==> inputs of job 1256 <==
==> flow/design.v (excerpt) <==
module ntt_16point(
    input wire clk,
    input wire rst,
    input wire start,
    input wire [111:0] data_in,
    output reg done,
    output reg [6:0] result_0,
    output reg [6:0] result_1,
    output reg [6:0] result_2,
    output reg [6:0] result_3,
    output reg [6:0] result_4,
    output reg [6:0] result_5,
    output reg [6:0] result_6,
    output reg [6:0] result_7,
    output reg [6:0] result_8,
    output reg [6:0] result_9,
    output reg [6:0] result_10,
    output reg [6:0] result_11,
    output reg [6:0] result_12,
    output reg [6:0] result_13,
    output reg [6:0] result_14,
    output reg [6:0] result_15
);
    localparam Q = 97;
    wire [6:0] omega [0:15];
    wire [6:0] input_data [0:15];
    reg [6:0] data [0:15];
    reg [3:0] stage;
    reg [4:0] i;
    reg computing;
    reg [3:0] m, k, j;
    reg [6:0] t, u, tw;
    reg [4:0] twiddle_idx;
    assign omega[0] = 1;
    assign omega[1] = 27;
    assign omega[2] = 50;
    assign omega[3] = 41;
    assign omega[4] = 96;
    assign omega[5] = 70;
    assign omega[6] = 47;
    assign omega[7] = 56;
    assign omega[8] = 1;
    assign omega[9] = 27;
    assign omega[10] = 50;
  ...
clock: 3.95 ns
lec_check: 0
cap_margin: 20
core_margin: 2
core_utilization: 59
cts_cluster_diameter: 247
cts_cluster_size: 53
slew_margin: 20
tns_end_percent: 80
run.sh (not shown) runs the stock make flow with config.mk's settings and CLKGATE_MAP_FILE=.
==> inputs of job 5587, as changes to job 1256 <==
==> flow/config.mk (replaced) <==
export PLATFORM = sky130hd
export DESIGN_NAME = ntt_16point
export DESIGN_NICKNAME = ntt_16point
export VERILOG_FILES = /design/flow/design.v
export SDC_FILE = /design/flow/constraint.sdc
export NUM_CORES = 4
export LEC_CHECK = 0
export ABC_AREA = 1
export CAP_MARGIN = 20
export CORE_MARGIN = 2
export CORE_UTILIZATION = 72
export CTS_CLUSTER_DIAMETER = 400
export CTS_CLUSTER_SIZE = 95
export PLACE_DENSITY = 0.37
export SLEW_MARGIN = 20
==> flow/constraint.sdc (replaced) <==
create_clock -name core_clock -period 12.8 [get_ports {clk}]
set_input_delay 2.5600 -clock core_clock [delete_from_list [all_inputs] [get_ports {clk}]]
set_output_delay 2.5600 -clock core_clock [all_outputs]
set_load 0.01 [all_outputs]
==> inputs of job 3838, as changes to job 1256 <==
==> flow/config.mk (replaced) <==
export PLATFORM = sky130hd
export DESIGN_NAME = ntt_16point
export DESIGN_NICKNAME = ntt_16point
export VERILOG_FILES = /design/flow/design.v
export SDC_FILE = /design/flow/constraint.sdc
export NUM_CORES = 4
export LEC_CHECK = 0
export ABC_AREA = 1
export CAP_MARGIN = 20
export CORE_ASPECT_RATIO = 0.5
export CORE_MARGIN = 2
export CORE_UTILIZATION = 72
export CTS_CLUSTER_DIAMETER = 354
export CTS_CLUSTER_SIZE = 94
export PLACE_DENSITY = 0.38
export SETUP_SLACK_MARGIN = 1.87
export SLEW_MARGIN = 20
export TNS_END_PERCENT = 10
==> flow/constraint.sdc (replaced) <==
create_clock -name core_clock -period 8.16 [get_ports {clk}]
set_input_delay 1.6320 -clock core_clock [delete_from_list [all_inputs] [get_ports {clk}]]
set_output_delay 1.6320 -clock core_clock [all_outputs]
set_load 0.01 [all_outputs]
==> qor summary <==
Die outline height: job 1256 173.3 um; job 3838 112.9 um; job 5587 158.0 um
Cell Rows: job 1256 61; job 3838 39; job 5587 56
Share of synthesized cell area in and, or, nand and nor gates: job 1256 16.59%; job 3838 23.14%; job 5587 23.14%
Horiz. Die Dim: job 1256 173.3 um; job 3838 221.7 um; job 5587 158.0 um
Final weighted congestion of routability-driven global placement: job 1256 1.031; job 3838 1.163; job 5587 1.202
Placement Setup Slack: job 1256 -11280 ps; job 3838 -; job 5587 -1940 ps
Average cell area after synthesis: job 1256 10.23 sq um; job 3838 8.206 sq um; job 5587 8.206 sq um
Area reported by Yosys stat: job 1256 16920 sq um; job 3838 17070 sq um; job 5587 17070 sq um
Placed cell count: job 1256 2684; job 3838 -; job 5587 2860
Post-synth seq share: job 1256 41.54%; job 3838 41.17%; job 5587 41.17%
Area share of fa/ha/maj cells after synthesis: job 1256 8.372%; job 3838 8.298%; job 5587 8.298%
Area enclosed by the die boundary: job 1256 30050 sq um; job 3838 25030 sq um; job 5587 24950 sq um
Effective utilization at floorplan: job 1256 60.40%; job 3838 74.11%; job 5587 72.94%
Complex Gates by Area: job 1256 16.70%; job 3838 15.80%; job 5587 15.80%
Status: job 1256 stopped before the end; job 3838 stopped before the end; job 5587 stopped before the end
Stage where the flow stopped: job 1256 5_1_grt; job 3838 3_5_place_dp; job 5587 4_1_cts

========
==> fjord <==
Starting RTL as in the previous note.
## ntt_16point
module ntt_16point(
    input wire clk,
    input wire rst,
    input wire start,
    input wire [111:0] data_in,
    output reg done,
    output reg [6:0] result_0,
    output reg [6:0] result_1,
    output reg [6:0] result_2,
    output reg [6:0] result_3,
    output reg [6:0] result_4,
    output reg [6:0] result_5,
    output reg [6:0] result_6,
    output reg [6:0] result_7,
    output reg [6:0] result_8,
    output reg [6:0] result_9,
    output reg [6:0] result_10,
    output reg [6:0] result_11,
    output reg [6:0] result_12,
    output reg [6:0] result_13,
    output reg [6:0] result_14,
    output reg [6:0] result_15
);
    localparam Q = 97;
    wire [6:0] omega [0:15];
    wire [6:0] input_data [0:15];
    reg [6:0] data [0:15];
    reg [3:0] stage;
    reg [4:0] i;
    reg computing;
    reg [3:0] m, k, j;
    reg [6:0] t, u, tw;
    reg [4:0] twiddle_idx;
    assign omega[0] = 1;
    assign omega[1] = 27;
    assign omega[2] = 50;
    assign omega[3] = 41;
    assign omega[4] = 96;
    assign omega[5] = 70;
    assign omega[6] = 47;
    assign omega[7] = 56;
    assign omega[8] = 1;
    assign omega[9] = 27;
    assign omega[10] = 50;
    assign omega[11] = 41;
    assign omega[12] = 96;
    assign omega[13] = 70;
    assign omega[14] = 47;
    assign omega[15] = 56;
    genvar gk;
    generate
        for (gk = 0; gk < 16; gk = gk + 1) begin : g_in
            assign input_data[gk] = data_in[7*gk +: 7];
        end
    endgenerate
    function [6:0] mod_mult;
        input [6:0] a;
        input [6:0] b;
        reg [13:0] temp;
        begin
            temp = a * b;
            mod_mult = temp % Q;
        end
    endfunction
    function [6:0] mod_add;
        input [6:0] a;
  ...
make LEC_CHECK=0 CAP_MARGIN=20 CORE_MARGIN=2 CORE_UTILIZATION=58 CTS_CLUSTER_SIZE=88 SETUP_SLACK_MARGIN=2.37 SLEW_MARGIN=20 TNS_END_PERCENT=5 finish   # period 8.72 ns
==> inputs of violet, as changes to fjord <==
--- a/flow/config.mk
+++ b/flow/config.mk
@@ -8,7 +8,5 @@
 export CAP_MARGIN = 20
 export CORE_MARGIN = 2
-export CORE_UTILIZATION = 58
-export CTS_CLUSTER_SIZE = 88
-export SETUP_SLACK_MARGIN = 2.37
+export CORE_UTILIZATION = 60
+export PLACE_DENSITY = 0.37
 export SLEW_MARGIN = 20
-export TNS_END_PERCENT = 5
==> flow/constraint.sdc (replaced) <==
create_clock -name core_clock -period 17.9 [get_ports {clk}]
set_input_delay 3.5800 -clock core_clock [delete_from_list [all_inputs] [get_ports {clk}]]
set_output_delay 3.5800 -clock core_clock [all_outputs]
set_load 0.01 [all_outputs]
==> flow_metrics.py <==
# Generated from Yosys and OpenROAD reports
metrics = {
    "placed_design": {
        "place_hpwl_mm": 49.95,
        "place_area_um2": 23150,
        "gp_congestion": 1.038,
    },
    "floorplanning": {
        "chip_area_um2": 30550,
        "coreArea_um2": 28700,
        "rows": 62,
        "die_h_um": 174.8,
        "fp_util": 0.5894,
    },
    "clock_tree": {
        "root_buffer": "clkbuf_16",
        "cts_setup_buffers": 46,
        "cts_inserted_buffers": 27,
        "cts_resized": 97,
    },
    "outcome": {
        "stop_stage": "global routing (5_1_grt)",
        "status": "aborted with a tool error",
    },
    "synth": {
        "synth.cell_area_um2": 16920,
        "compound_area_frac": 0.1670,
    },
}
Source of the figures above: fjord

==> flow_metrics.py <==
# Physical implementation metrics
metrics = {
    "floorplanning": {
        "rows": 61,
        "coreArea_um2": 27780,
        "die_h_um": 171.9,
        "fp_util": 0.6089,
    },
    "outcome": {
        "status": "timing/DRC/antenna clean",
    },
    "placed_design": {
        "place_hpwl_mm": 43.70,
        "gp_congestion": 1.011,
        "place_area_um2": 19690,
    },
    "timing": {
        "setup_viol": 0,
    },
    "synth": {
        "ys_sh_xor": 0.03262,
        "compound_area_frac": 0.1670,
        "synth.cell_area_um2": 16920,
    },
    "worst_hold_path": {
        "min_path_type": "reg -> reg",
    },
    "setup_path": {
        "reg2reg_slack_ns": 0.88,
        "cp_top_family": "AND-OR/OR-AND gates",
    },
    "clock_tree": {
        "cts_resized": 1,
        "root_buffer": "clkbuf_16",
    },
}
Source of the figures above: violet

